--- flow/design.v ---
`timescale 1ns / 1ps
module Lowpass(input clk, input rst, input en, input [15:0] in, output [15:0] out);
	reg [15:0] ff [31:0];
	assign out = en ? ( ff[0] + ff[1] + ff[2]+ ff[3]+ ff[4]+ ff[5]+ ff[6]+ ff[7]+ ff[8]+ ff[9]+ ff[10]+ ff[11]+ ff[12]+ ff[13]+ ff[14]+
	ff[15]+ ff[16]+ ff[17]+ ff[18]+ ff[19]+ ff[20]+ ff[21]+ ff[22]+ ff[23]+ ff[24]+ ff[25]+ ff[26]+ ff[27]+ ff[28]+ ff[29]+ ff[30]+ ff[31]) >> 6 : 16'b0;
	integer i, j;
	always@(posedge clk or posedge rst) begin
		if(rst)
			for(i = 0; i < 32; i = i + 1)
				ff[i] <= 16'b0;
		else if(en) begin
			ff[0] <= in;
			for(i = 1; i < 32; i = i + 1)
				ff[i] <= ff[i-1];
		end
	end
endmodule
--- flow/run.sh ---
#!/bin/bash
# the make line also repeats each setting of config.mk as NAME=value (left out here)
make -C /OpenROAD-flow-scripts/flow DESIGN_CONFIG=/design/flow/config.mk WORK_HOME=/design/flow/orfs CLKGATE_MAP_FILE= finish
--- flow/config.mk ---
export PLATFORM = sky130hd
export DESIGN_NAME = Lowpass
export DESIGN_NICKNAME = Lowpass
export VERILOG_FILES = /design/flow/design.v
export SDC_FILE = /design/flow/constraint.sdc
export NUM_CORES = 4
export LEC_CHECK = 0
export CAP_MARGIN = 20
export CORE_MARGIN = 2
export CORE_UTILIZATION = 40
export HOLD_SLACK_MARGIN = -0.07
export PLACE_DENSITY_LB_ADDON = 0.28
export SLEW_MARGIN = 40
--- flow/constraint.sdc ---
create_clock -name core_clock -period 10.0 [get_ports {clk}]
set_input_delay 2.0000 -clock core_clock [delete_from_list [all_inputs] [get_ports {clk}]]
set_output_delay 2.0000 -clock core_clock [all_outputs]
set_load 0.01 [all_outputs]
==> results of run 1 <==
## metrics by stage
stage	std cells	setup WS, ps	hold WS, ps	utilization (%)
6_report	3445	381	478	44.8
5_1_grt	3445	-12.1	501	44.8
4_1_cts	3443	200	479	44.7
2_1_floorplan	2423	1050	453	-
3_5_place_dp	3348	876	468	42.3
3_3_place_gp	3345	997	459	42.2
## layer usage
metal	up-vias	global-route usage, %	routed length (um)
met1	8219	15.3	18500
met3	73	1.88	1120
met2	97	26.8	28800
met5	-	0	0
met4	0	3.52	1080
li1	7318	-	-
## cell type report
class	instances	area [um2]	area share, %
clock buffers	81	1580	4.73
clock inverters	14	146	0.438
inverters	566	2130	6.37
multi-input cells	1260	15000	44.9
flip-flops and latches	512	12800	38.3
well taps	969	1210	3.63
repair buffers	43	552	1.65
## repair_timing
item                                    4_1_cts  5_1_grt
buffers inserted                              0        0
endpoints found under the setup margin        0        3
resized                                       0        4
==> results.yml, run 1 <==
# yosys + openroad results
detailed_routing:
  drt_first_pass_iters: 4
  viasPerCell: 4.56
  wl_mm: 49.5
  ant_nets: 0
  route.detailed.drc: 0
  via_count: 15700
  wl_per_cell_um: 14.4
  insertedDiodeCount: 0
  drt_iter0_drc: 569
setup_path:
  cp-end-kind: "primary output"
  path_class: "reg2out"
  ff2ff_setup_slack_ps: 9170
  path_buffers: 7
  timing.critical_path.cells: "inv_1 -> fa_1 -> inv_1 -> fa_1 -> inv_1 -> fa_1 -> fa_1 -> inv_1 -> fa_1 -> fa_1 -> inv_1 -> fa_1 -> inv_1 -> fa_1 -> ha_1 -> a41oi_2 -> o21ai_1 -> and2_1 -> a221o_2 -> a31oi_2 -> xnor2_1 -> and2_1 -> clkdlybuf4s50_1"
  cp_data_required_time_ps: 8000
  critPathLaunch: "ff[21][2]"
  crit_family: "adder cells"
  cp.depth: 23
  crit_fanout: 6
  rr_worst_depth: 1
  path_common_cell: "fa_1"
  crit_slowest_cell: "fa_1"
  startpoint_type: "flip-flop"
  arrival_ps: 7620
  cp-endpoint: "out[6]"
  rr_endpoint: "ff[7][9]"
  slowest_delay_ps: 530
  reg2reg_from: "ff[6][9]"
clock_network:
  cts_buffers: 53
  htree_levels: 2
  cts_root_buf: "clkbuf_16"
  clkLatencyLatePin_ps: 620
  cts_tree: "built"
  clk_pin_slew_ps: 60
  clkSinkCount: 512
  cts_hold_buf: 0
  ctsLongestPathBuffers: 3
floorplan:
  io_pins: 35
  core_um2: 74700
  rows: 100
  dieArea_um2: 77800
  die_h_um: 279
  fp_util_pct: 40.5
  dieWidth_um: 279
min_path:
  hold_end: "ff[16][0]"
  hold_path.startpoint: "ff[15][0]"
  min_path_cells: 2
  hold_class: "reg2reg"
logic_synthesis:
  ys_sh_aoi_pct: 3.54
  ys_seq_share_pct: 42.4
  synthCells: 2418
  adder_share_pct: 29.1
  yosys_most_used_dff: "dfrtp_1"
  top_cell: "inv_1"
  area_leaders: "dfrtp_1, fa_1, mux2_2, inv_1, o21ai_0"
  top_area_cell: "dfrtp_1"
  muxShareOfSynthArea_pct: 12.0
  synth_warnings: 2
  numSynthFlops: 512
  synth.avg_cell_area_um2: 12.5
  yosysUniqueCellTypes: 30
  topCombFamilyByArea: "adder cells"
  ys_cells: 2418
  async_flop_share_pct: 100
  ys_area_um2: 30200
  syn_area_um2: 30200
  xor_area_share_pct: 2.06
  top_cells_by_count: "inv_1, dfrtp_1, fa_1"
  simple_gate_area_share_pct: 2.73
  yosysTopAreaCellShare_pct: 42.4
  edf_count: 0
global_routing:
  antenna_found_initial: 0
  grt_pass1_wl_mm: 86.7
  track_usage_pct: 13.6
  grt_max_degree: 180
  grt_pass1_vias: 18000
  overflow: 0
placed_design:
  gp_congestion: 0.777
  post_dp_cell_area_um2: 31600
  hpwl_mm: 37.1
  portBuffers: 28
final_timing:
  hold_viol: 0
  period_used_pct: 96.2
  relSlewSlack_pct: 53.8
  setup-violations-final: 0
  rsz0062_at_grt: "yes"
  skew_ps: 17.7
  tightest_slew_ps: 693
  maxSlewViolCount: 0
  tns_ps: 0
  fmax_mhz: 104
  min_period_ps: 9620
run_status:
  outcome: "finished clean"
cells_and_area:
  synthToLayoutAreaGrowth_pct: 10.6
  design_area_um2: 33400
  layout.nets: 2906
  n_fill_cell: 6726
job:
  warning_count: 36
  max-cap-violations: 0
==> inputs of run 2 (changes only) <==
- ABC_AREA: not set -> 1
- CORE_MARGIN: 2 -> 4
- CORE_UTILIZATION: 40 -> 67
- GPL_ROUTABILITY_DRIVEN: not set -> 0
- HOLD_SLACK_MARGIN: -0.07 -> 0.07
- PLACE_DENSITY_LB_ADDON: 0.28 -> 0.03
- SLEW_MARGIN: 40 -> 15
- clock period: 10.0 -> 6.18 ns (I/O delays scaled with it)
==> results.yml, run 2 <==
# yosys + openroad results
floorplan:
  dieArea_um2: 49300
  core_um2: 45400
  die_h_um: 222
  io_pins: 35
  rows: 78
  dieWidth_um: 222
  fp_util_pct: 67.7
cells_and_area:
  synthToLayoutAreaGrowth_pct: 15.5
  postLayoutCoreUtil_pct: 78.1
  layout.nets: 3826
logic_synthesis:
  xor_area_share_pct: 0.913
  topCombFamilyByArea: "adder cells"
  synth_warnings: 2
  numSynthFlops: 512
  edf_count: 0
  yosysUniqueCellTypes: 29
  ys_sh_aoi_pct: 8.16
  yosys_most_used_dff: "dfrtp_1"
  yosysTopAreaCellShare_pct: 41.7
  simple_gate_area_share_pct: 9.71
  adder_share_pct: 28.7
  top_cell: "inv_1"
  area_leaders: "dfrtp_1, fa_1, inv_1, nand2_1, o21ai_0"
  ys_seq_share_pct: 41.7
  syn_area_um2: 30700
  top_area_cell: "dfrtp_1"
  synth.avg_cell_area_um2: 9.81
  ys_cells: 3130
  top_cells_by_count: "inv_1, nand2_1, dfrtp_1"
  muxShareOfSynthArea_pct: 0
  synthCells: 3130
  async_flop_share_pct: 100
  ys_area_um2: 30700
detailed_routing:
  wl_per_cell_um: 15.2
  insertedDiodeCount: 0
  drt_first_pass_iters: 5
  route.detailed.drc: 0
  ant_nets: 0
  via_count: 20400
  wl_mm: 60.7
  viasPerCell: 5.11
  drt_iter0_drc: 1437
placed_design:
  hpwl_mm: 43.2
  portBuffers: 28
  post-place-ws_ps: -1840
min_path:
  hold_end: "ff[24][9]"
  min_path_cells: 2
  hold_path.startpoint: "ff[23][9]"
  hold_class: "reg2reg"
setup_path:
  timing.critical_path.cells: "fa_1 -> inv_1 -> fa_1 -> fa_1 -> fa_1 -> inv_1 -> fa_1 -> fa_1 -> fa_1 -> inv_1 -> fa_1 -> inv_1 -> ha_4 -> nand4_1 -> o41ai_4 -> buf_4 -> a31oi_2 -> buf_4 -> a21oi_4 -> buf_2"
  cp-end-kind: "primary output"
  ff2ff_setup_slack_ps: 5250
  path_common_cell: "fa_1"
  crit_slowest_cell: "fa_1"
  path_class: "reg2out"
  cp.depth: 20
  rr_worst_depth: 3
  cp-endpoint: "out[7]"
  slowest_delay_ps: 580
  reg2reg_from: "ff[17][5]"
  rr_endpoint: "ff[18][5]"
  cp_data_required_time_ps: 4940
  path_buffers: 7
  startpoint_type: "flip-flop"
  arrival_ps: 6910
  crit_fanout: 3
  crit_family: "adder cells"
  critPathLaunch: "ff[15][4]"
final_timing:
  fmax_mhz: 123
  hold_viol: 0
  rsz0062_at_grt: "yes"
  setup-violations-final: 10
  min_period_ps: 8150
  skew_ps: 14.1
  period_used_pct: 132
  tightest_slew_ps: 1030
  timing.final.ws_setup_ps: -1970
  maxSlewViolCount: 0
  tns_ps: -18470
  relSlewSlack_pct: 31.4
clock_network:
  cts_buffers: 55
  clk_pin_slew_ps: 60
  clkSinkCount: 512
  clkLatencyLatePin_ps: 610
  cts_root_buf: "clkbuf_16"
  ctsLongestPathBuffers: 3
  cts_tree: "built"
  htree_levels: 2
job:
  warning_count: 47
  max-cap-violations: 0
global_routing:
  overflow: 0
  grt_pass1_wl_mm: 107
  grt_pass1_vias: 23000
  track_usage_pct: 26.4
  antenna_found_initial: 0
  grt_max_degree: 222
run_status:
  outcome: "finished with violations"
  so.violations: "negative setup slack"
-- run 2: routing by layer --
metal  up-vias  routed length [um]  GRT usage [%]  share of wire (%)
met1     10300               22700           32.1                 37
met4         0                2160           9.20                3.6
met5         -                   0              0                  0
met3       155                1640           3.01                2.7
li1       9656                   -              -                  -
met2       297               34200           49.3                 56
-- run 2: timing repair --
action                                  4_1_cts  5_1_grt
buffers inserted                              6        6
pin swaps                                    43       54
gates resized                                87       44
hold endpoints to repair                      0        0
hold buffers                                  0        0
endpoints found under the setup margin       10       10
-- run 2: final cells by class --
type                    count  area, um2
fillers                  2998       9930
multi-input cells        1763      15100
flip-flops and latches    512      12800
well taps                 600        751
repair buffers            285       2280
inverters                 739       2790
clock inverters            12        131
clock buffers              83       1620
-- run 2: per-stage QoR --
| stage | instances | hold slack, ps | cell area (um2) |
|---|---|---|---|
| 2_1_floorplan | 3135 | 453 | 30900 |
| 5_1_grt | 3994 | 510 | 35500 |
| 4_1_cts | 3989 | 485 | 35300 |
| 6_report | 3994 | 480 | 35500 |
| 3_3_place_gp | 3889 | 461 | 33400 |
| 3_5_place_dp | 3889 | 469 | 33400 |
==> inputs of run 3 (changes only) <==
- ABC_AREA: 1 -> 0
- CAP_MARGIN: 20 -> 40
- CELL_PAD_IN_SITES_DETAIL_PLACEMENT: not set -> 1
- CELL_PAD_IN_SITES_GLOBAL_PLACEMENT: not set -> 3
- CORE_ASPECT_RATIO: not set -> 1.96
- CORE_MARGIN: 4 -> 10
- CORE_UTILIZATION: 67 -> 27
- GPL_ROUTABILITY_DRIVEN: 0 -> 1
- GPL_TIMING_DRIVEN: not set -> 1
- HOLD_SLACK_MARGIN: 0.07 -> not set
- MAX_ROUTING_LAYER: not set -> met4
- PLACE_DENSITY_LB_ADDON: 0.03 -> 0.26
- SETUP_SLACK_MARGIN: not set -> 1.39
- SLEW_MARGIN: 15 -> 20
- clock period: 6.18 -> 11.4 ns (I/O delays scaled with it)
==> results.yml, run 3 <==
# yosys + openroad results
floorplan:
  io_pins: 35
  fp_util_pct: 27.2
  dieWidth_um: 259
  die_h_um: 489
  rows: 171
  dieArea_um2: 127000
  core_um2: 111000
logic_synthesis:
  muxShareOfSynthArea_pct: 12.0
  synth_warnings: 2
  ys_seq_share_pct: 42.4
  yosysTopAreaCellShare_pct: 42.4
  async_flop_share_pct: 100
  numSynthFlops: 512
  ys_area_um2: 30200
  syn_area_um2: 30200
  synthCells: 2418
  ys_sh_aoi_pct: 3.54
  yosys_most_used_dff: "dfrtp_1"
  synth.avg_cell_area_um2: 12.5
  xor_area_share_pct: 2.06
  ys_cells: 2418
  top_cell: "inv_1"
  area_leaders: "dfrtp_1, fa_1, mux2_2, inv_1, o21ai_0"
  top_cells_by_count: "inv_1, dfrtp_1, fa_1"
  yosysUniqueCellTypes: 30
  top_area_cell: "dfrtp_1"
  topCombFamilyByArea: "adder cells"
  edf_count: 0
  adder_share_pct: 29.1
  simple_gate_area_share_pct: 2.73
setup_path:
  cp-endpoint: "out[6]"
  cp_data_required_time_ps: 9120
  cp.depth: 23
  ff2ff_setup_slack_ps: 10540
  arrival_ps: 7510
  crit_fanout: 5
  reg2reg_from: "ff[5][14]"
  crit_slowest_cell: "fa_2"
  path_common_cell: "fa_1"
  path_buffers: 7
  rr_endpoint: "ff[6][14]"
  cp-end-kind: "primary output"
  slowest_delay_ps: 580
  rr_worst_depth: 1
  startpoint_type: "flip-flop"
  critPathLaunch: "ff[21][5]"
  timing.critical_path.cells: "inv_1 -> fa_1 -> fa_1 -> inv_1 -> fa_1 -> inv_1 -> fa_1 -> inv_1 -> fa_2 -> fa_1 -> fa_1 -> fa_1 -> ha_1 -> a21oi_1 -> o21ai_2 -> and2_4 -> a221o_2 -> buf_4 -> buf_4 -> a31oi_4 -> xnor2_4 -> and2_1 -> clkbuf_2"
  path_class: "reg2out"
  crit_family: "adder cells"
detailed_routing:
  drt_iter0_drc: 419
  wl_met2_mm: 42.2
  top_layer: "met4"
  ant_nets: 0
  wl_met3_mm: 1.37
  wl_mm: 65.4
  route.detailed.drc: 0
  wl_per_cell_um: 16.5
  insertedDiodeCount: 0
  drt_first_pass_iters: 4
  via_count: 16300
  wl_met1_mm: 19.9
  viasPerCell: 4.10
final_timing:
  fmax_mhz: 102
  timing.final.ws_setup_ps: 1610
  skew_ps: 19.1
  setup-violations-final: 0
  hold_viol: 0
  maxSlewViolCount: 0
  tns_ps: 0
  tightest_slew_ps: 885
  relSlewSlack_pct: 41.0
  min_period_ps: 9790
  rsz0062_at_grt: "yes"
  period_used_pct: 85.8
placed_design:
  hpwl_mm: 49.3
  gp_congestion: 0.761
  post-place-ws_ps: 1740
  portBuffers: 28
clock_network:
  cts_root_buf: "clkbuf_16"
  clkLatencyLatePin_ps: 640
  cts_tree: "built"
  htree_levels: 2
  clkSinkCount: 512
  ctsLongestPathBuffers: 3
  cts_buffers: 58
  clk_pin_slew_ps: 60
cells_and_area:
  postLayoutCoreUtil_pct: 31.1
  synthToLayoutAreaGrowth_pct: 14.3
  n_fill_cell: 11900
  layout.nets: 2922
min_path:
  hold_path.startpoint: "ff[4][1]"
  min_path_cells: 2
  hold_end: "ff[5][1]"
  hold_class: "reg2reg"
global_routing:
  grt_pass1_wl_mm: 107
  track_usage_pct: 11.2
  grt_pass1_vias: 20000
  antenna_found_initial: 0
  grt_max_degree: 173
  overflow: 0
job:
  max-cap-violations: 0
  warning_count: 34
run_status:
  outcome: "finished clean"
## run 3: per-layer routing
| layer | GRT usage (%) | up-vias |
|---|---|---|
| li1 | - | 7347 |
| met1 | 9.62 | 8759 |
| met2 | 23.6 | 109 |
| met3 | 1.42 | 76 |
| met4 | 3.77 | 0 |
| met5 | - | - |
## run 3: per-stage QoR
stage / hold slack (ps) / std cells / area, um2
finish: 480 / 3969 / 34600
detailed placement: 473 / 3851 / 32200
global placement: 459 / 3849 / 32200
CTS: 487 / 3958 / 34300
global route: 511 / 3969 / 34600
floorplan: 453 / 2423 / 30300
## run 3: timing repair
| item | 4_1_cts | 5_1_grt |
|---|---|---|
| setup endpoints to repair | 6 | 6 |
| gates resized | 8 | 23 |
| endpoints found under the hold margin | 0 | 0 |
| hold buffers | 0 | 0 |
| pin swaps | 0 | 7 |
| buffers inserted | 0 | 2 |
## run 3: layout make-up
cell class	count	area [um2]	share of cell area, %
Timing Repair Buffer	54	701	2.03
Inverter	566	2130	6.16
Multi-Input combinational cell	1260	15100	43.7
Sequential cell	512	12800	37.1
Tap cell	1470	1840	5.32
Clock inverter	20	223	0.644
Clock buffer	87	1770	5.12
==> inputs of run 4 (changes only) <==
- ABC_AREA: 0 -> not set
- CAP_MARGIN: 40 -> 20
- CELL_PAD_IN_SITES_DETAIL_PLACEMENT: 1 -> not set
- CELL_PAD_IN_SITES_GLOBAL_PLACEMENT: 3 -> not set
- CORE_ASPECT_RATIO: 1.96 -> not set
- CORE_MARGIN: 10 -> 2
- CORE_UTILIZATION: 27 -> 68
- CTS_CLUSTER_DIAMETER: not set -> 29
- GPL_ROUTABILITY_DRIVEN: 1 -> not set
- GPL_TIMING_DRIVEN: 1 -> not set
- HOLD_SLACK_MARGIN: not set -> -0.09
- MAX_ROUTING_LAYER: met4 -> not set
- PLACE_DENSITY_LB_ADDON: 0.26 -> not set
- SETUP_SLACK_MARGIN: 1.39 -> 1.11
- clock period: 11.4 -> 9.02 ns (I/O delays scaled with it)
==> results.yml, run 4 <==
# yosys + openroad results
logic_synthesis:
  numSynthFlops: 512
  top_cells_by_count: "inv_1, dfrtp_1, fa_1"
  synthCells: 2418
  async_flop_share_pct: 100
  xor_area_share_pct: 2.06
  ys_cells: 2418
  syn_area_um2: 30200
  edf_count: 0
  adder_share_pct: 29.1
  area_leaders: "dfrtp_1, fa_1, mux2_2, inv_1, o21ai_0"
  ys_sh_aoi_pct: 3.54
  synth_warnings: 2
  topCombFamilyByArea: "adder cells"
  yosysTopAreaCellShare_pct: 42.4
  ys_seq_share_pct: 42.4
  yosys_most_used_dff: "dfrtp_1"
  ys_area_um2: 30200
  muxShareOfSynthArea_pct: 12.0
  simple_gate_area_share_pct: 2.73
  top_cell: "inv_1"
  top_area_cell: "dfrtp_1"
  yosysUniqueCellTypes: 30
  synth.avg_cell_area_um2: 12.5
setup_path:
  cp-end-kind: "primary output"
  reg2reg_from: "ff[12][3]"
  critPathLaunch: "ff[22][6]"
  timing.critical_path.cells: "inv_1 -> fa_1 -> fa_1 -> inv_1 -> fa_1 -> inv_1 -> fa_1 -> inv_1 -> fa_1 -> fa_1 -> fa_1 -> fa_1 -> ha_4 -> a21o_1 -> a21o_1 -> a221o_2 -> buf_6 -> a31oi_4 -> xnor2_1 -> and2_1 -> buf_2"
  crit_family: "adder cells"
  ff2ff_setup_slack_ps: 8120
  path_buffers: 6
  cp_data_required_time_ps: 7220
  cp.depth: 21
  path_class: "reg2out"
  slowest_delay_ps: 560
  startpoint_type: "flip-flop"
  rr_endpoint: "ff[13][3]"
  cp-endpoint: "out[8]"
  crit_slowest_cell: "fa_1"
  arrival_ps: 7140
  path_common_cell: "fa_1"
  rr_worst_depth: 2
  crit_fanout: 5
clock_network:
  htree_levels: 3
  cts_root_buf: "clkbuf_16"
  ctsLongestPathBuffers: 3
  clkLatencyLatePin_ps: 660
  cts_tree: "built"
  cts_buffers: 119
  clkSinkCount: 512
  clk_pin_slew_ps: 50
placed_design:
  portBuffers: 28
  hpwl_mm: 36.3
  gp_congestion: 0.802
detailed_routing:
  ant_nets: 0
  wl_met2_mm: 31.3
  top_layer: "met4"
  wl_mm: 53.5
  wl_met3_mm: 1.28
  wl_met1_mm: 19.1
  wl_per_cell_um: 16.7
  drt_first_pass_iters: 5
  insertedDiodeCount: 0
  route.detailed.drc: 0
  viasPerCell: 5.14
  drt_iter0_drc: 841
  via_count: 16500
min_path:
  hold_class: "reg2reg"
  hold_end: "ff[26][6]"
  hold_path.startpoint: "ff[25][6]"
  min_path_cells: 2
global_routing:
  grt_pass1_wl_mm: 93.4
  antenna_found_initial: 0
  track_usage_pct: 25.5
  grt_pass1_vias: 19500
  grt_max_degree: 232
  overflow: 0
floorplan:
  io_pins: 35
  die_h_um: 215
  fp_util_pct: 68.7
  dieWidth_um: 215
  dieArea_um2: 46200
  core_um2: 44000
  rows: 77
final_timing:
  fmax_mhz: 112
  setup-violations-final: 0
  min_period_ps: 8940
  rsz0062_at_grt: "yes"
  period_used_pct: 99.2
  relSlewSlack_pct: 22.0
  hold_viol: 0
  tns_ps: 0
  maxSlewViolCount: 0
  skew_ps: 18.5
  tightest_slew_ps: 1170
job:
  max-cap-violations: 0
  warning_count: 37
run_status:
  outcome: "finished clean"
cells_and_area:
  n_fill_cell: 2583
  postLayoutCoreUtil_pct: 80.7
  synthToLayoutAreaGrowth_pct: 17.5
  layout.nets: 2983
-- run 4: repair_timing --
action                     4_1_cts  5_1_grt
pin swaps                       24       13
setup endpoints to repair       10       10
resized                         58       20
buffers inserted                 9        5
hold buffers                     0        0
-- run 4: per-stage QoR --
step / hold WS, ps / setup slack [ps] / area (um2) / cells
finish: 480 / 75.7 / 35500 / 3211
detailed placement: 470 / 200 / 31100 / 2970
global route: 502 / -153 / 35500 / 3211
global placement: 460 / 306 / 31100 / 2970
floorplan: 453 / 264 / 30300 / 2423
CTS: 483 / -39.9 / 35400 / 3206
-- run 4: routing by layer --
metal	track usage (%)	vias up
li1	-	7559
met1	28.6	8628
met2	48.6	191
met3	4.27	135
met4	9.56	0
met5	0	-
-- run 4: cell type report --
| cell class | instances | area (um2) | area share [%] |
|---|---|---|---|
| multi-input cells | 1260 | 15100 | 42.5 |
| flip-flops and latches | 512 | 12800 | 36.1 |
| clock buffers | 139 | 3110 | 8.76 |
| inverters | 566 | 2130 | 5.99 |
| clock inverters | 88 | 1130 | 3.17 |
| well taps | 592 | 741 | 2.08 |
| repair buffers | 54 | 505 | 1.42 |
==> inputs of run 5 (changes only) <==
- CORE_UTILIZATION: 68 -> 65
- CTS_CLUSTER_SIZE: not set -> 72
- HOLD_SLACK_MARGIN: -0.09 -> not set
- TNS_END_PERCENT: not set -> 60
- clock period: 9.02 -> 6.29 ns (I/O delays scaled with it)
==> results.yml, run 5 <==
# yosys + openroad results
run_status:
  outcome: "finished with violations"
  so.violations: "negative setup slack"
global_routing:
  grt_util_met2_pct: 48.8
  track_usage_pct: 25.2
  grt.busiest_layer: "met2"
  overflow: 0
  grt_pass1_wl_mm: 95.2
  grt_max_degree: 250
  grt_pass1_vias: 20200
  grt_util_met3_pct: 4.49
  antenna_found_initial: 0
  use_met1_pct: 27.5
final_timing:
  skew_ps: 14.6
  fmax_mhz: 120
  maxSlewViolCount: 0
  timing.final.ws_setup_ps: -2020
  setup-violations-final: 10
  hold_viol: 0
  relSlewSlack_pct: 30.2
  period_used_pct: 132
  rsz0062_at_grt: "yes"
  min_period_ps: 8310
  tns_ps: -18810
  tightest_slew_ps: 1050
detailed_routing:
  ant_nets: 0
  insertedDiodeCount: 0
  route.detailed.drc: 0
  wl_mm: 54.7
  drt_first_pass_iters: 7
  via_count: 17300
  drt_iter0_drc: 721
  wl_per_cell_um: 15.8
  viasPerCell: 4.99
logic_synthesis:
  simple_gate_area_share_pct: 2.73
  async_flop_share_pct: 100
  muxShareOfSynthArea_pct: 12.0
  ys_cells: 2418
  numSynthFlops: 512
  top_cell: "inv_1"
  yosysUniqueCellTypes: 30
  topCombFamilyByArea: "adder cells"
  synth.avg_cell_area_um2: 12.5
  yosys_most_used_dff: "dfrtp_1"
  xor_area_share_pct: 2.06
  top_cells_by_count: "inv_1, dfrtp_1, fa_1"
  syn_area_um2: 30200
  area_leaders: "dfrtp_1, fa_1, mux2_2, inv_1, o21ai_0"
  synth_warnings: 2
  adder_share_pct: 29.1
  ys_seq_share_pct: 42.4
  synthCells: 2418
  yosysTopAreaCellShare_pct: 42.4
  edf_count: 0
  ys_sh_aoi_pct: 3.54
  ys_area_um2: 30200
  top_area_cell: "dfrtp_1"
setup_path:
  rr_endpoint: "ff[7][10]"
  reg2reg_from: "ff[7][10]"
  cp-end-kind: "primary output"
  path_buffers: 7
  ff2ff_setup_slack_ps: 5350
  path_class: "reg2out"
  cp_data_required_time_ps: 5030
  crit_family: "adder cells"
  slowest_delay_ps: 570
  cp-endpoint: "out[4]"
  arrival_ps: 7050
  crit_fanout: 3
  crit_slowest_cell: "fa_1"
  path_common_cell: "fa_1"
  startpoint_type: "flip-flop"
  critPathLaunch: "ff[20][3]"
  cp.depth: 22
  timing.critical_path.cells: "inv_2 -> fa_1 -> inv_2 -> fa_1 -> inv_1 -> fa_1 -> fa_1 -> inv_2 -> fa_1 -> fa_1 -> fa_1 -> fa_1 -> ha_1 -> a41oi_2 -> o21ai_2 -> and2_4 -> a221o_2 -> buf_6 -> buf_6 -> xor2_1 -> and2_1 -> buf_2"
  rr_worst_depth: 2
clock_network:
  cts_buffers: 121
  cts_tree: "built"
  htree_levels: 3
  clk_pin_slew_ps: 50
  ctsLongestPathBuffers: 3
  clkSinkCount: 512
  clkLatencyLatePin_ps: 660
  cts_root_buf: "clkbuf_16"
floorplan:
  rows: 79
  die_h_um: 220
  dieArea_um2: 48300
  core_um2: 46300
  io_pins: 35
  dieWidth_um: 220
  fp_util_pct: 65.4
cells_and_area:
  final_cells: 3473
  n_fill_cell: 2599
  postLayoutCoreUtil_pct: 81.0
  synthToLayoutAreaGrowth_pct: 24.0
  layout.nets: 3232
placed_design:
  placedCellCount: 3237
  hpwl_mm: 36.9
  post-place-ws_ps: -1940
  gp_congestion: 0.841
  portBuffers: 28
job:
  max-cap-violations: 0
  warning_count: 41
min_path:
  hold_end: "ff[25][8]"
  hold_path.startpoint: "ff[24][8]"
  min_path_cells: 2
  hold_class: "reg2reg"
run 5: metal layers:
layer	share of wire (%)	wire length [um]
met5	0	0
met4	2.9	1570
met3	2.5	1360
met2	60	32600
met1	35	19200
run 5: what timing repair did:
item                       4_1_cts  5_1_grt
gates resized                   56       12
buffers inserted                 6        2
setup endpoints to repair       10       10
hold endpoints to repair         0        0
hold buffers                     0        0
pin swaps                       28       11
run 5: layout make-up:
type / instances / area [um2] / share of cell area, %
clock inverter: 69 / 910 / 2.43
inverter: 566 / 2130 / 5.68
tap: 607 / 759 / 2.03
sequential: 512 / 12800 / 34.2
clock buffer: 158 / 3380 / 9.01
timing repair buffer: 301 / 2400 / 6.40
multi-input combinational: 1260 / 15100 / 40.3
run 5: through the flow:
step | cell area, um2 | hold slack, ps
4_1_cts | 37400 | 479
3_3_place_gp | 33000 | 460
6_report | 37500 | 476
3_5_place_dp | 33000 | 466
2_1_floorplan | 30300 | 453
5_1_grt | 37500 | 507
==> inputs of run 6 (changes only) <==
- CAP_MARGIN: 20 -> 0
- CELL_PAD_IN_SITES_DETAIL_PLACEMENT: not set -> 2
- CELL_PAD_IN_SITES_GLOBAL_PLACEMENT: not set -> 1
- CORE_ASPECT_RATIO: not set -> 0.63
- CORE_UTILIZATION: 65 -> 40
- CTS_CLUSTER_DIAMETER: 29 -> not set
- CTS_CLUSTER_SIZE: 72 -> not set
- GPL_ROUTABILITY_DRIVEN: not set -> 0
- PLACE_DENSITY_LB_ADDON: not set -> 0.28
- SETUP_SLACK_MARGIN: 1.11 -> not set
- SLEW_MARGIN: 20 -> 40
- TNS_END_PERCENT: 60 -> not set
- clock period: 6.29 -> 7.21 ns (I/O delays scaled with it)
==> results.yml, run 6 <==
# yosys + openroad results
clock_network:
  clkSinkCount: 512
  htree_levels: 2
  cts_buffers: 53
  cts_tree: "built"
  cts_hold_buf: 0
  clkLatencyLatePin_ps: 690
  clk_pin_slew_ps: 70
  cts_root_buf: "clkbuf_16"
  ctsLongestPathBuffers: 3
final_timing:
  relSlewSlack_pct: 45.6
  maxSlewViolCount: 0
  rsz0062_at_grt: "yes"
  min_period_ps: 9240
  tightest_slew_ps: 817
  period_used_pct: 128
  hold_viol: 0
  setup-violations-final: 10
  timing.final.ws_setup_ps: -2030
  timing.hold.ws_ps: 502
  fmax_mhz: 108
  skew_ps: 38.7
floorplan:
  die_h_um: 222
  dieWidth_um: 350
  io_pins: 35
  core_um2: 74300
  dieArea_um2: 77900
  rows: 79
  fp_util_pct: 40.7
global_routing:
  grt_pass1_vias: 23700
  track_usage_pct: 27.8
  antenna_found_initial: 0
  grt_util_met2_pct: 48.3
  use_met1_pct: 34.1
  grt_max_degree: 143
  grt.busiest_layer: "met2"
  overflow: 0
  grt_util_met3_pct: 6.00
  grt_pass1_wl_mm: 159
logic_synthesis:
  yosysUniqueCellTypes: 30
  topCombFamilyByArea: "adder cells"
  numSynthFlops: 512
  top_area_cell: "dfrtp_1"
  ys_cells: 2418
  simple_gate_area_share_pct: 2.73
  syn_area_um2: 30200
  synth.avg_cell_area_um2: 12.5
  yosys_most_used_dff: "dfrtp_1"
  async_flop_share_pct: 100
  muxShareOfSynthArea_pct: 12.0
  synthCells: 2418
  adder_share_pct: 29.1
  ys_area_um2: 30200
  yosysTopAreaCellShare_pct: 42.4
  ys_seq_share_pct: 42.4
  top_cell: "inv_1"
  top_cells_by_count: "inv_1, dfrtp_1, fa_1"
  ys_sh_aoi_pct: 3.54
  synth_warnings: 2
  area_leaders: "dfrtp_1, fa_1, mux2_2, inv_1, o21ai_0"
  xor_area_share_pct: 2.06
  edf_count: 0
setup_path:
  slowest_delay_ps: 630
  cp-endpoint: "out[8]"
  ff2ff_setup_slack_ps: 6080
  reg2reg_from: "ff[26][5]"
  rr_endpoint: "ff[26][5]"
  crit_family: "adder cells"
  cp_data_required_time_ps: 5770
  arrival_ps: 7800
  crit_slowest_cell: "fa_1"
  path_buffers: 8
  path_class: "reg2out"
  crit_fanout: 6
  cp.depth: 24
  path_common_cell: "fa_1"
  critPathLaunch: "ff[19][3]"
  timing.critical_path.cells: "inv_2 -> fa_1 -> inv_2 -> fa_1 -> inv_2 -> fa_1 -> fa_1 -> inv_1 -> fa_1 -> fa_1 -> fa_1 -> inv_1 -> fa_1 -> inv_1 -> ha_1 -> nand2_1 -> o21ai_4 -> and2_4 -> a221o_4 -> buf_6 -> a31oi_4 -> xnor2_1 -> and2_1 -> buf_6"
  rr_worst_depth: 2
  cp-end-kind: "primary output"
  startpoint_type: "flip-flop"
cells_and_area:
  design_area_um2: 35900
  layout.nets: 3179
  final_cells: 3763
  synthToLayoutAreaGrowth_pct: 18.6
detailed_routing:
  wl_per_cell_um: 31.4
  viasPerCell: 5.23
  via_count: 19700
  insertedDiodeCount: 0
  ant_nets: 0
  route.detailed.drc: 0
  wl_mm: 118
  drt_iter0_drc: 1412
  drt_first_pass_iters: 5
min_path:
  min_path_cells: 2
  hold_class: "reg2reg"
  hold_path.startpoint: "ff[0][8]"
  hold_end: "ff[1][8]"
run_status:
  outcome: "finished with violations"
  so.violations: "negative setup slack"
placed_design:
  portBuffers: 28
  placedCellCount: 3650
  post_dp_cell_area_um2: 33700
  hpwl_mm: 63.4
  post-place-ws_ps: -1620
job:
  warning_count: 37
  max-cap-violations: 0
==> run 6: metal layers <==
metal / part of all wire, % / vias to the layer above
met2: 51 / 660
met4: 4.8 / 0
met5: 0 / -
met3: 4.9 / 325
li1: - / 7862
met1: 39 / 10800
==> run 6: repair_timing <==
item                       in CTS  in global routing
pin swaps                      24                 59
setup endpoints to repair      10                 10
hold endpoints to repair        0                  0
setup buffers                   5                 12
resized                        71                 51
==> run 6: final cells by class <==
class	count	area, um2
fill	7159	38500
multi-input combinational	1260	15200
sequential	512	12800
timing repair buffer	316	2580
inverter	566	2130
clock buffer	77	1550
tap	1012	1270
clock inverter	20	280
==> run 6: metrics by stage <==
step / TNS (ps) / utilization (%)
finish: -18750 / 48.2
global route: -19800 / 48.2
CTS: -16880 / 47.9
detailed placement: -13930 / 45.3
global placement: -10950 / 45.1
floorplan: -607260 / -
==> inputs of run 7 (changes only) <==
- CAP_MARGIN: 0 -> 20
- CELL_PAD_IN_SITES_DETAIL_PLACEMENT: 2 -> 1
- CELL_PAD_IN_SITES_GLOBAL_PLACEMENT: 1 -> not set
- CORE_ASPECT_RATIO: 0.63 -> not set
- CORE_UTILIZATION: 40 -> 45
- GPL_ROUTABILITY_DRIVEN: 0 -> not set
- PLACE_DENSITY_LB_ADDON: 0.28 -> 0.26
- SLEW_MARGIN: 40 -> 20
- clock period: 7.21 -> 6.61 ns (I/O delays scaled with it)
==> results.yml, run 7 <==
# yosys + openroad results
run_status:
  outcome: "finished with violations"
  so.violations: "negative setup slack"
placed_design:
  placedCellCount: 3515
  hpwl_mm: 45.5
  portBuffers: 28
  post-place-ws_ps: -1710
  gp_congestion: 0.771
setup_path:
  cp-endpoint: "out[6]"
  arrival_ps: 7220
  crit_slowest_cell: "fa_1"
  path_class: "reg2out"
  rr_worst_depth: 4
  cp-end-kind: "primary output"
  critPathLaunch: "ff[24][4]"
  slowest_delay_ps: 560
  cp.depth: 24
  crit_family: "adder cells"
  path_buffers: 8
  ff2ff_setup_slack_ps: 5560
  crit_fanout: 3
  path_common_cell: "fa_1"
  reg2reg_from: "ff[23][3]"
  cp_data_required_time_ps: 5290
  timing.critical_path.cells: "inv_1 -> fa_1 -> inv_1 -> fa_1 -> fa_1 -> inv_1 -> fa_1 -> inv_1 -> fa_1 -> fa_2 -> fa_1 -> inv_1 -> fa_1 -> inv_1 -> ha_1 -> a21oi_2 -> o21ai_2 -> and2_4 -> a221o_2 -> buf_6 -> a31oi_4 -> xnor2_2 -> and2_1 -> buf_2"
  rr_endpoint: "ff[24][3]"
  startpoint_type: "flip-flop"
logic_synthesis:
  topCombFamilyByArea: "adder cells"
  area_leaders: "dfrtp_1, fa_1, mux2_2, inv_1, o21ai_0"
  adder_share_pct: 29.1
  yosys_most_used_dff: "dfrtp_1"
  numSynthFlops: 512
  ys_sh_aoi_pct: 3.54
  top_cell: "inv_1"
  top_cells_by_count: "inv_1, dfrtp_1, fa_1"
  ys_seq_share_pct: 42.4
  top_area_cell: "dfrtp_1"
  ys_area_um2: 30200
  synth_warnings: 2
  syn_area_um2: 30200
  yosysUniqueCellTypes: 30
  edf_count: 0
  synthCells: 2418
  simple_gate_area_share_pct: 2.73
  async_flop_share_pct: 100
  ys_cells: 2418
  xor_area_share_pct: 2.06
  synth.avg_cell_area_um2: 12.5
  yosysTopAreaCellShare_pct: 42.4
  muxShareOfSynthArea_pct: 12.0
min_path:
  min_path_cells: 2
  hold_end: "ff[5][7]"
  hold_class: "reg2reg"
  hold_path.startpoint: "ff[4][7]"
floorplan:
  core_um2: 66800
  dieWidth_um: 263
  dieArea_um2: 69300
  io_pins: 35
  fp_util_pct: 45.3
  rows: 95
  die_h_um: 263
clock_network:
  ctsLongestPathBuffers: 3
  cts_buffers: 56
  clkLatencyLatePin_ps: 620
  clkSinkCount: 512
  clk_pin_slew_ps: 60
  htree_levels: 2
  cts_root_buf: "clkbuf_16"
  cts_tree: "built"
final_timing:
  rsz0062_at_grt: "yes"
  period_used_pct: 129
  tightest_slew_ps: 1100
  maxSlewViolCount: 0
  fmax_mhz: 117
  timing.final.ws_setup_ps: -1930
  relSlewSlack_pct: 27.0
  setup-violations-final: 10
  min_period_ps: 8540
  hold_viol: 0
  skew_ps: 29.6
detailed_routing:
  top_layer: "met4"
  ant_nets: 0
  via_count: 17500
  insertedDiodeCount: 0
  wl_per_cell_um: 17.9
  wl_met2_mm: 38.9
  viasPerCell: 4.81
  wl_met3_mm: 1.45
  wl_met1_mm: 22.4
  wl_mm: 65.2
  drt_iter0_drc: 679
  drt_first_pass_iters: 4
  route.detailed.drc: 0
cells_and_area:
  final_cells: 3638
  layout.nets: 3192
  synthToLayoutAreaGrowth_pct: 18.0
global_routing:
  grt_max_degree: 233
  antenna_found_initial: 0
  grt_pass1_wl_mm: 109
  grt_pass1_vias: 21600
  overflow: 0
  track_usage_pct: 19.6
job:
  max-cap-violations: 0
  warning_count: 40
## run 7: area by class of cell
type / instances / area [um2]
Tap cell: 873 / 1090
Clock inverter: 19 / 236
Fill cell: 6740 / 31100
Inverter: 566 / 2130
Multi-Input combinational cell: 1260 / 15200
Timing Repair Buffer: 326 / 2630
Sequential cell: 512 / 12800
Clock buffer: 82 / 1640
## run 7: routing by layer
metal	vias up	GRT usage, %
li1	7895	-
met1	9260	20.4
met2	197	39.4
met3	155	2.53
met4	0	7.49
met5	-	0
## run 7: stage by stage
stage / utilization (%) / cell area (um2) / TNS (ps) / hold WS (ps)
after floorplan: - / 30300 / -856770 / 453
after global placement: 50.1 / 33500 / -14080 / 463
after detailed placement: 50.1 / 33500 / -15120 / 472
after CTS: 53.1 / 35500 / -17720 / 472
after global routing: 53.4 / 35700 / -20850 / 494
final: 53.4 / 35700 / -18470 / 470
## run 7: repair_timing
| item | in CTS | in global routing |
|---|---|---|
| pin swaps | 29 | 36 |
| setup buffers | 10 | 12 |
| endpoints found under the setup margin | 10 | 10 |
| hold buffers | 0 | 0 |
| gates resized | 70 | 32 |
==> inputs of run 8 (changes only) <==
- CELL_PAD_IN_SITES_DETAIL_PLACEMENT: 1 -> not set
- CORE_UTILIZATION: 45 -> 70
- CTS_CLUSTER_DIAMETER: not set -> 29
- CTS_CLUSTER_SIZE: not set -> 15
- PLACE_DENSITY_LB_ADDON: 0.26 -> not set
- SETUP_SLACK_MARGIN: not set -> 1.11
- clock period: 6.61 -> 8.97 ns (I/O delays scaled with it)
==> results.yml, run 8 <==
# yosys + openroad results
placed_design:
  hpwl_mm: 35.6
  gp_congestion: 0.811
  post_dp_cell_area_um2: 31100
  portBuffers: 28
detailed_routing:
  insertedDiodeCount: 0
  route.detailed.drc: 0
  drt_first_pass_iters: 4
  drt_iter0_drc: 1032
  wl_mm: 54.3
  ant_nets: 0
  via_count: 16500
  viasPerCell: 5.16
  wl_per_cell_um: 17.0
clock_network:
  clk_pin_slew_ps: 50
  cts_root_buf: "clkbuf_16"
  ctsLongestPathBuffers: 3
  htree_levels: 3
  clkSinkCount: 512
  cts_hold_buf: 0
  cts_buffers: 119
  cts_tree: "built"
  clkLatencyLatePin_ps: 650
logic_synthesis:
  syn_area_um2: 30200
  top_area_cell: "dfrtp_1"
  yosysUniqueCellTypes: 30
  adder_share_pct: 29.1
  synthCells: 2418
  ys_sh_aoi_pct: 3.54
  top_cells_by_count: "inv_1, dfrtp_1, fa_1"
  top_cell: "inv_1"
  ys_cells: 2418
  area_leaders: "dfrtp_1, fa_1, mux2_2, inv_1, o21ai_0"
  synth.avg_cell_area_um2: 12.5
  ys_seq_share_pct: 42.4
  topCombFamilyByArea: "adder cells"
  yosys_most_used_dff: "dfrtp_1"
  numSynthFlops: 512
  muxShareOfSynthArea_pct: 12.0
  simple_gate_area_share_pct: 2.73
  synth_warnings: 2
  edf_count: 0
  xor_area_share_pct: 2.06
  async_flop_share_pct: 100
  yosysTopAreaCellShare_pct: 42.4
  ys_area_um2: 30200
final_timing:
  tns_ps: 0
  skew_ps: 17.1
  period_used_pct: 98.4
  min_period_ps: 8830
  hold_viol: 0
  setup-violations-final: 0
  maxSlewViolCount: 0
  rsz0062_at_grt: "yes"
  fmax_mhz: 113
  relSlewSlack_pct: 29.5
  tightest_slew_ps: 1060
global_routing:
  track_usage_pct: 27.0
  overflow: 0
  antenna_found_initial: 0
  grt_max_degree: 197
  grt_pass1_wl_mm: 93.7
  grt_pass1_vias: 19400
setup_path:
  path_common_cell: "fa_1"
  cp_data_required_time_ps: 7180
  startpoint_type: "flip-flop"
  rr_worst_depth: 2
  crit_slowest_cell: "fa_1"
  ff2ff_setup_slack_ps: 8040
  timing.critical_path.cells: "fa_1 -> inv_1 -> fa_1 -> inv_2 -> fa_1 -> inv_2 -> fa_1 -> inv_2 -> fa_1 -> fa_1 -> fa_1 -> fa_1 -> ha_4 -> a21oi_2 -> o21ai_2 -> and2_4 -> a221o_2 -> buf_6 -> a31oi_4 -> xnor2_1 -> and2_1 -> buf_2"
  cp.depth: 22
  cp-end-kind: "primary output"
  crit_fanout: 4
  path_buffers: 6
  cp-endpoint: "out[6]"
  critPathLaunch: "ff[18][5]"
  crit_family: "adder cells"
  rr_endpoint: "ff[19][6]"
  slowest_delay_ps: 550
  reg2reg_from: "ff[18][6]"
  path_class: "reg2out"
  arrival_ps: 7030
cells_and_area:
  layout.nets: 2980
  synthToLayoutAreaGrowth_pct: 17.3
  design_area_um2: 35500
run_status:
  outcome: "finished clean"
floorplan:
  io_pins: 35
  dieArea_um2: 44900
  dieWidth_um: 212
  fp_util_pct: 70.5
  core_um2: 42900
  die_h_um: 212
  rows: 76
min_path:
  hold_path.startpoint: "ff[24][7]"
  hold_end: "ff[25][7]"
  hold_class: "reg2reg"
  min_path_cells: 2
job:
  max-cap-violations: 0
  warning_count: 44
==> run 8: metrics by stage <==
| stage | std cells | hold slack (ps) | worst slack, ps | util (%) |
|---|---|---|---|---|
| finish | 3198 | 467 | 144 | 82.7 |
| detailed placement | 2961 | 466 | 205 | 72.4 |
| CTS | 3194 | 470 | 101 | 82.5 |
| global placement | 2961 | 460 | 343 | 72.4 |
| global route | 3198 | 500 | -86.5 | 82.7 |
| floorplan | 2423 | 453 | 224 | - |
==> run 8: final cells by class <==
cell class | instances | area, um2
Sequential cell | 512 | 12800
Clock buffer | 158 | 3350
Multi-Input combinational cell | 1260 | 15100
Inverter | 566 | 2130
Tap cell | 585 | 732
Fill cell | 2328 | 7420
Clock inverter | 66 | 823
Timing Repair Buffer | 51 | 494
==> run 8: timing repair <==
item,4_1_cts,5_1_grt
endpoints found under the setup margin,10,10
buffers inserted,9,3
pin swaps,25,13
gates resized,69,18
==> run 8: per-layer routing <==
layer / global-route usage (%) / share of wire (%) / vias up
met4: 11.6 / 3.4 / 0
met5: 0 / 0 / -
met3: 4.51 / 2.7 / 125
li1: - / - / 7542
met2: 51.2 / 59 / 218
met1: 29.8 / 35 / 8609
==> inputs of run 9 (changes only) <==
- ABC_AREA: not set -> 0
- CAP_MARGIN: 20 -> 25
- CELL_PAD_IN_SITES_DETAIL_PLACEMENT: not set -> 1
- CELL_PAD_IN_SITES_GLOBAL_PLACEMENT: not set -> 3
- CORE_ASPECT_RATIO: not set -> 1.03
- CORE_MARGIN: 2 -> 10
- CORE_UTILIZATION: 70 -> 48
- CTS_CLUSTER_DIAMETER: 29 -> not set
- CTS_CLUSTER_SIZE: 15 -> not set
- GPL_ROUTABILITY_DRIVEN: not set -> 1
- GPL_TIMING_DRIVEN: not set -> 1
- HOLD_SLACK_MARGIN: not set -> 0.13
- MAX_ROUTING_LAYER: not set -> met4
- MIN_ROUTING_LAYER: not set -> met2
- PLACE_DENSITY_LB_ADDON: not set -> 0.26
- SETUP_SLACK_MARGIN: 1.11 -> 1.76
- TNS_END_PERCENT: not set -> 35
- clock period: 8.97 -> 11.4 ns (I/O delays scaled with it)
==> results.yml, run 9 <==
# yosys + openroad results
cells_and_area:
  synthToLayoutAreaGrowth_pct: 11.6
  design_area_um2: 33700
  layout.nets: 2920
  final_cells: 3306
  postLayoutCoreUtil_pct: 54.0
detailed_routing:
  drt_iter0_drc: 1974
  viasPerCell: 6.65
  via_count: 22000
  ant_nets: 0
  insertedDiodeCount: 0
  drt_first_pass_iters: 5
  route.detailed.drc: 0
  wl_per_cell_um: 17.9
  wl_mm: 59.3
min_path:
  min_path_cells: 2
  hold_end: "ff[25][11]"
  hold_class: "reg2reg"
  hold_path.startpoint: "ff[24][11]"
clock_network:
  clkSinkCount: 512
  htree_levels: 2
  clkLatencyLatePin_ps: 640
  cts_root_buf: "clkbuf_16"
  cts_tree: "built"
  cts_buffers: 59
  clk_pin_slew_ps: 60
  ctsLongestPathBuffers: 3
  cts_hold_buf: 0
logic_synthesis:
  synth_warnings: 2
  yosysUniqueCellTypes: 30
  xor_area_share_pct: 2.06
  yosys_most_used_dff: "dfrtp_1"
  ys_area_um2: 30200
  top_cells_by_count: "inv_1, dfrtp_1, fa_1"
  ys_sh_aoi_pct: 3.54
  simple_gate_area_share_pct: 2.73
  topCombFamilyByArea: "adder cells"
  async_flop_share_pct: 100
  ys_cells: 2418
  synthCells: 2418
  numSynthFlops: 512
  yosysTopAreaCellShare_pct: 42.4
  adder_share_pct: 29.1
  muxShareOfSynthArea_pct: 12.0
  edf_count: 0
  syn_area_um2: 30200
  synth.avg_cell_area_um2: 12.5
  top_area_cell: "dfrtp_1"
  top_cell: "inv_1"
  area_leaders: "dfrtp_1, fa_1, mux2_2, inv_1, o21ai_0"
  ys_seq_share_pct: 42.4
final_timing:
  timing.hold.ws_ps: 479
  tns_ps: 0
  rsz0062_at_grt: "yes"
  timing.final.ws_setup_ps: 1860
  tightest_slew_ps: 934
  fmax_mhz: 105
  min_period_ps: 9540
  maxSlewViolCount: 0
  hold_viol: 0
  period_used_pct: 83.7
  skew_ps: 18.0
  relSlewSlack_pct: 37.7
  setup-violations-final: 0
setup_path:
  rr_endpoint: "ff[19][5]"
  path_class: "reg2out"
  reg2reg_from: "ff[19][5]"
  path_common_cell: "fa_1"
  rr_worst_depth: 2
  cp-endpoint: "out[5]"
  crit_fanout: 4
  slowest_delay_ps: 600
  startpoint_type: "flip-flop"
  crit_slowest_cell: "fa_1"
  ff2ff_setup_slack_ps: 10490
  critPathLaunch: "ff[21][7]"
  cp-end-kind: "primary output"
  cp_data_required_time_ps: 9120
  timing.critical_path.cells: "inv_2 -> fa_1 -> fa_1 -> inv_2 -> fa_1 -> inv_1 -> fa_1 -> inv_1 -> fa_1 -> fa_1 -> fa_1 -> fa_1 -> ha_4 -> buf_4 -> and3_1 -> a221o_2 -> buf_6 -> a21oi_2 -> xnor2_1 -> and2_1 -> dlygate4sd2_1"
  path_buffers: 7
  crit_family: "adder cells"
  cp.depth: 21
  arrival_ps: 7260
global_routing:
  antenna_found_initial: 0
  grt_pass1_vias: 28100
  track_usage_pct: 26.3
  grt_pass1_wl_mm: 99.9
  overflow: 0
  grt_max_degree: 195
floorplan:
  core_um2: 62500
  dieArea_um2: 73400
  dieWidth_um: 267
  rows: 93
  fp_util_pct: 48.4
  io_pins: 35
  die_h_um: 275
placed_design:
  portBuffers: 28
  hpwl_mm: 40.9
  post_dp_cell_area_um2: 31300
  post-place-ws_ps: 2030
  placedCellCount: 3184
  gp_congestion: 0.724
job:
  max-cap-violations: 0
  warning_count: 40
run_status:
  outcome: "finished clean"
## run 9: area by class of cell
class | count | area, um2
Clock inverter | 22 | 363
Timing Repair Buffer | 51 | 539
Tap cell | 807 | 1010
Inverter | 566 | 2130
Clock buffer | 88 | 1810
Multi-Input combinational cell | 1260 | 15100
Sequential cell | 512 | 12800
Fill cell | 6316 | 28700
## run 9: repair_timing
item,CTS,global route
hold endpoints to repair,0,0
cloned,0,0
setup endpoints to repair,8,10
gates resized,16,30
pin swaps,9,31
buffers inserted,2,8
## run 9: layer usage
layer	track usage, %	vias to the layer above	wire length [um]
met5	-	-	0
met4	3.20	0	2300
met3	27.2	190	17500
met2	36.0	5548	39500
met1	-	8930	0
li1	-	7311	-
==> inputs of run 10 (changes only) <==
- CAP_MARGIN: 25 -> 20
- CORE_ASPECT_RATIO: 1.03 -> 1.1
- CORE_UTILIZATION: 48 -> 27
- HOLD_SLACK_MARGIN: 0.13 -> not set
- MAX_ROUTING_LAYER: met4 -> met5
- MIN_ROUTING_LAYER: met2 -> not set
- SETUP_SLACK_MARGIN: 1.76 -> 1.39
- TNS_END_PERCENT: 35 -> not set
==> results.yml, run 10 <==
# yosys + openroad results
run_status:
  outcome: "finished clean"
setup_path:
  rr_endpoint: "ff[19][12]"
  cp_data_required_time_ps: 9120
  ff2ff_setup_slack_ps: 10550
  slowest_delay_ps: 560
  cp-end-kind: "primary output"
  path_buffers: 7
  path_class: "reg2out"
  timing.critical_path.cells: "inv_1 -> fa_1 -> inv_1 -> fa_1 -> inv_1 -> fa_1 -> fa_1 -> inv_1 -> fa_1 -> fa_1 -> inv_1 -> fa_1 -> inv_1 -> fa_1 -> ha_1 -> a41oi_1 -> o21ai_1 -> and2_1 -> o21a_1 -> nor2_1 -> xnor2_1 -> and2_1 -> clkdlybuf4s50_1"
  cp.depth: 23
  crit_fanout: 5
  crit_slowest_cell: "clkdlybuf4s50_1"
  reg2reg_from: "ff[18][12]"
  path_common_cell: "fa_1"
  rr_worst_depth: 1
  cp-endpoint: "out[2]"
  crit_family: "adder cells"
  arrival_ps: 7270
  startpoint_type: "flip-flop"
  critPathLaunch: "ff[21][2]"
floorplan:
  die_h_um: 371
  fp_util_pct: 27.2
  rows: 128
  core_um2: 111000
  dieArea_um2: 126000
  dieWidth_um: 339
  io_pins: 35
final_timing:
  maxSlewViolCount: 0
  relSlewSlack_pct: 26.5
  period_used_pct: 83.7
  skew_ps: 23.7
  setup-violations-final: 0
  fmax_mhz: 105
  rsz0062_at_grt: "no"
  min_period_ps: 9550
  hold_viol: 0
  tightest_slew_ps: 1100
  tns_ps: 0
logic_synthesis:
  topCombFamilyByArea: "adder cells"
  yosysUniqueCellTypes: 30
  yosys_most_used_dff: "dfrtp_1"
  ys_area_um2: 30200
  top_area_cell: "dfrtp_1"
  top_cells_by_count: "inv_1, dfrtp_1, fa_1"
  adder_share_pct: 29.1
  area_leaders: "dfrtp_1, fa_1, mux2_2, inv_1, o21ai_0"
  edf_count: 0
  ys_sh_aoi_pct: 3.54
  ys_seq_share_pct: 42.4
  top_cell: "inv_1"
  ys_cells: 2418
  numSynthFlops: 512
  yosysTopAreaCellShare_pct: 42.4
  xor_area_share_pct: 2.06
  synth_warnings: 2
  muxShareOfSynthArea_pct: 12.0
  async_flop_share_pct: 100
  simple_gate_area_share_pct: 2.73
  synth.avg_cell_area_um2: 12.5
  syn_area_um2: 30200
  synthCells: 2418
detailed_routing:
  drt_first_pass_iters: 4
  ant_nets: 0
  via_count: 16100
  drt_iter0_drc: 442
  route.detailed.drc: 0
  wl_per_cell_um: 14.9
  insertedDiodeCount: 0
  wl_mm: 59.2
  viasPerCell: 4.05
min_path:
  hold_path.startpoint: "ff[0][1]"
  hold_class: "reg2reg"
  hold_end: "ff[1][1]"
  min_path_cells: 2
clock_network:
  clkSinkCount: 512
  clkLatencyLatePin_ps: 620
  cts_buffers: 66
  cts_tree: "built"
  clk_pin_slew_ps: 60
  cts_root_buf: "clkbuf_16"
  ctsLongestPathBuffers: 3
  htree_levels: 3
global_routing:
  antenna_found_initial: 0
  grt_pass1_vias: 19400
  track_usage_pct: 9.90
  overflow: 0
  grt_pass1_wl_mm: 101
  grt_max_degree: 187
job:
  max-cap-violations: 0
  warning_count: 34
cells_and_area:
  layout.nets: 2916
  n_fill_cell: 11900
  synthToLayoutAreaGrowth_pct: 13.4
placed_design:
  portBuffers: 28
  gp_congestion: 0.721
  hpwl_mm: 43.3
[run 10: layer usage]
metal  GRT usage [%]  share of wire [%]  vias to the layer above
li1                -                  -                     7336
met1            10.0                 35                     8602
met2            20.1                 60                      112
met3            1.87                2.7                       92
met4            2.93                2.5                        0
met5               0                  0                        -
[run 10: through the flow]
stage / utilization (%) / worst slack [ps] / hold WS (ps) / instances / cell area, um2
finish: 30.9 / 1850 / 479 / 3983 / 34300
global route: 30.9 / 1400 / 501 / 3983 / 34300
CTS: 30.9 / 1430 / 480 / 3983 / 34300
detailed placement: 29.0 / 1950 / 470 / 3872 / 32200
global placement: 29.0 / 1960 / 462 / 3872 / 32200
floorplan: - / 2170 / 453 / 2423 / 30300
[run 10: repair_timing]
| action | 4_1_cts | 5_1_grt |
|---|---|---|
| hold buffers | 0 | 0 |
| setup endpoints to repair | 5 | 7 |
| buffers inserted | 1 | 0 |
| resized | 5 | 11 |
[run 10: cell type report]
type | instances | area, um2 | area share (%)
multi-input cells | 1260 | 15000 | 43.7
flip-flops and latches | 512 | 12800 | 37.4
inverters | 566 | 2130 | 6.21
clock buffers | 95 | 1910 | 5.58
well taps | 1495 | 1870 | 5.45
repair buffers | 40 | 418 | 1.22
clock inverters | 15 | 163 | 0.474
==> inputs of run 11 (changes only) <==
- ABC_AREA: 0 -> not set
- CELL_PAD_IN_SITES_DETAIL_PLACEMENT: 1 -> not set
- CELL_PAD_IN_SITES_GLOBAL_PLACEMENT: 3 -> not set
- CORE_ASPECT_RATIO: 1.1 -> not set
- CORE_MARGIN: 10 -> 2
- CORE_UTILIZATION: 27 -> 40
- GPL_ROUTABILITY_DRIVEN: 1 -> not set
- GPL_TIMING_DRIVEN: 1 -> not set
- MAX_ROUTING_LAYER: met5 -> not set
- PLACE_DENSITY_LB_ADDON: 0.26 -> not set
- SETUP_SLACK_MARGIN: 1.39 -> not set
- clock period: 11.4 -> 6.61 ns (I/O delays scaled with it)
==> results.yml, run 11 <==
# yosys + openroad results
final_timing:
  maxSlewViolCount: 0
  tns_ps: -15700
  timing.final.ws_setup_ps: -1760
  min_period_ps: 8370
  period_used_pct: 127
  relSlewSlack_pct: 30.6
  fmax_mhz: 119
  hold_viol: 0
  setup-violations-final: 10
  rsz0062_at_grt: "yes"
  tightest_slew_ps: 1040
  skew_ps: 17.4
  timing.hold.ws_ps: 482
setup_path:
  cp-end-kind: "primary output"
  timing.critical_path.cells: "fa_1 -> inv_2 -> fa_1 -> inv_2 -> fa_1 -> inv_2 -> fa_1 -> inv_2 -> fa_1 -> fa_1 -> fa_1 -> fa_1 -> ha_4 -> a21o_1 -> a21o_1 -> a221o_2 -> buf_6 -> a31oi_4 -> xnor2_1 -> and2_1 -> buf_2"
  startpoint_type: "flip-flop"
  path_buffers: 6
  rr_worst_depth: 2
  ff2ff_setup_slack_ps: 5670
  arrival_ps: 7050
  critPathLaunch: "ff[18][7]"
  crit_slowest_cell: "fa_1"
  crit_family: "adder cells"
  reg2reg_from: "ff[7][9]"
  slowest_delay_ps: 560
  cp_data_required_time_ps: 5290
  path_common_cell: "fa_1"
  path_class: "reg2out"
  cp-endpoint: "out[6]"
  cp.depth: 21
  rr_endpoint: "ff[7][9]"
  crit_fanout: 3
logic_synthesis:
  topCombFamilyByArea: "adder cells"
  ys_seq_share_pct: 42.4
  muxShareOfSynthArea_pct: 12.0
  async_flop_share_pct: 100
  area_leaders: "dfrtp_1, fa_1, mux2_2, inv_1, o21ai_0"
  top_cell: "inv_1"
  synth.avg_cell_area_um2: 12.5
  yosysUniqueCellTypes: 30
  ys_cells: 2418
  yosysTopAreaCellShare_pct: 42.4
  yosys_most_used_dff: "dfrtp_1"
  syn_area_um2: 30200
  synth_warnings: 2
  ys_area_um2: 30200
  adder_share_pct: 29.1
  edf_count: 0
  ys_sh_aoi_pct: 3.54
  top_area_cell: "dfrtp_1"
  simple_gate_area_share_pct: 2.73
  synthCells: 2418
  numSynthFlops: 512
  top_cells_by_count: "inv_1, dfrtp_1, fa_1"
  xor_area_share_pct: 2.06
detailed_routing:
  wl_met2_mm: 31.4
  via_count: 16900
  insertedDiodeCount: 0
  wl_met3_mm: 1.25
  viasPerCell: 4.53
  drt_first_pass_iters: 4
  top_layer: "met4"
  wl_met1_mm: 18.8
  wl_per_cell_um: 14.1
  wl_mm: 52.7
  drt_iter0_drc: 652
  route.detailed.drc: 0
  ant_nets: 0
run_status:
  so.violations: "negative setup slack"
  outcome: "finished with violations"
clock_network:
  htree_levels: 2
  ctsLongestPathBuffers: 3
  cts_hold_buf: 0
  cts_tree: "built"
  clk_pin_slew_ps: 60
  cts_root_buf: "clkbuf_16"
  clkSinkCount: 512
  cts_buffers: 55
  clkLatencyLatePin_ps: 620
cells_and_area:
  n_fill_cell: 6498
  flop_area_um2: 12800
  layout.nets: 3190
  comb_area_um2: 15100
  synthToLayoutAreaGrowth_pct: 18.7
floorplan:
  dieWidth_um: 279
  rows: 100
  core_um2: 74700
  die_h_um: 279
  fp_util_pct: 40.5
  dieArea_um2: 77800
  io_pins: 35
global_routing:
  overflow: 0
  antenna_found_initial: 0
  grt_pass1_wl_mm: 93.3
  grt_max_degree: 166
  track_usage_pct: 14.6
  grt_pass1_vias: 19700
min_path:
  hold_end: "ff[23][2]"
  min_path_cells: 2
  hold_path.startpoint: "ff[22][2]"
  hold_class: "reg2reg"
job:
  warning_count: 35
  max-cap-violations: 0
placed_design:
  post-place-ws_ps: -1720
  gp_congestion: 0.776
  portBuffers: 28
  hpwl_mm: 39.6
-- run 11: layout make-up --
type	instances	share of cell area, %
Clock buffer	84	4.72
Multi-Input combinational cell	1260	42.2
Timing Repair Buffer	325	7.14
Tap cell	969	3.38
Clock inverter	20	0.958
Inverter	566	5.93
Sequential cell	512	35.7
-- run 11: repair_timing --
action                     4_1_cts  5_1_grt
gates resized                   60       35
setup endpoints to repair       10       10
setup buffers                    8        6
pin swaps                       24       44
hold endpoints to repair         0        0
-- run 11: per-layer routing --
layer | global-route usage, % | vias up
met5 | 0 | -
met4 | 3.86 | 0
met3 | 1.97 | 83
met2 | 29.6 | 134
met1 | 15.7 | 8754
li1 | - | 7936
-- run 11: through the flow --
stage / cell area (um2) / utilization [%] / std cells
2_1_floorplan: 30300 / - / 2423
5_1_grt: 35900 / 48.1 / 3736
4_1_cts: 35800 / 47.9 / 3730
3_5_place_dp: 33600 / 45.0 / 3619
6_report: 35900 / 48.1 / 3736
3_3_place_gp: 33600 / 45.0 / 3619
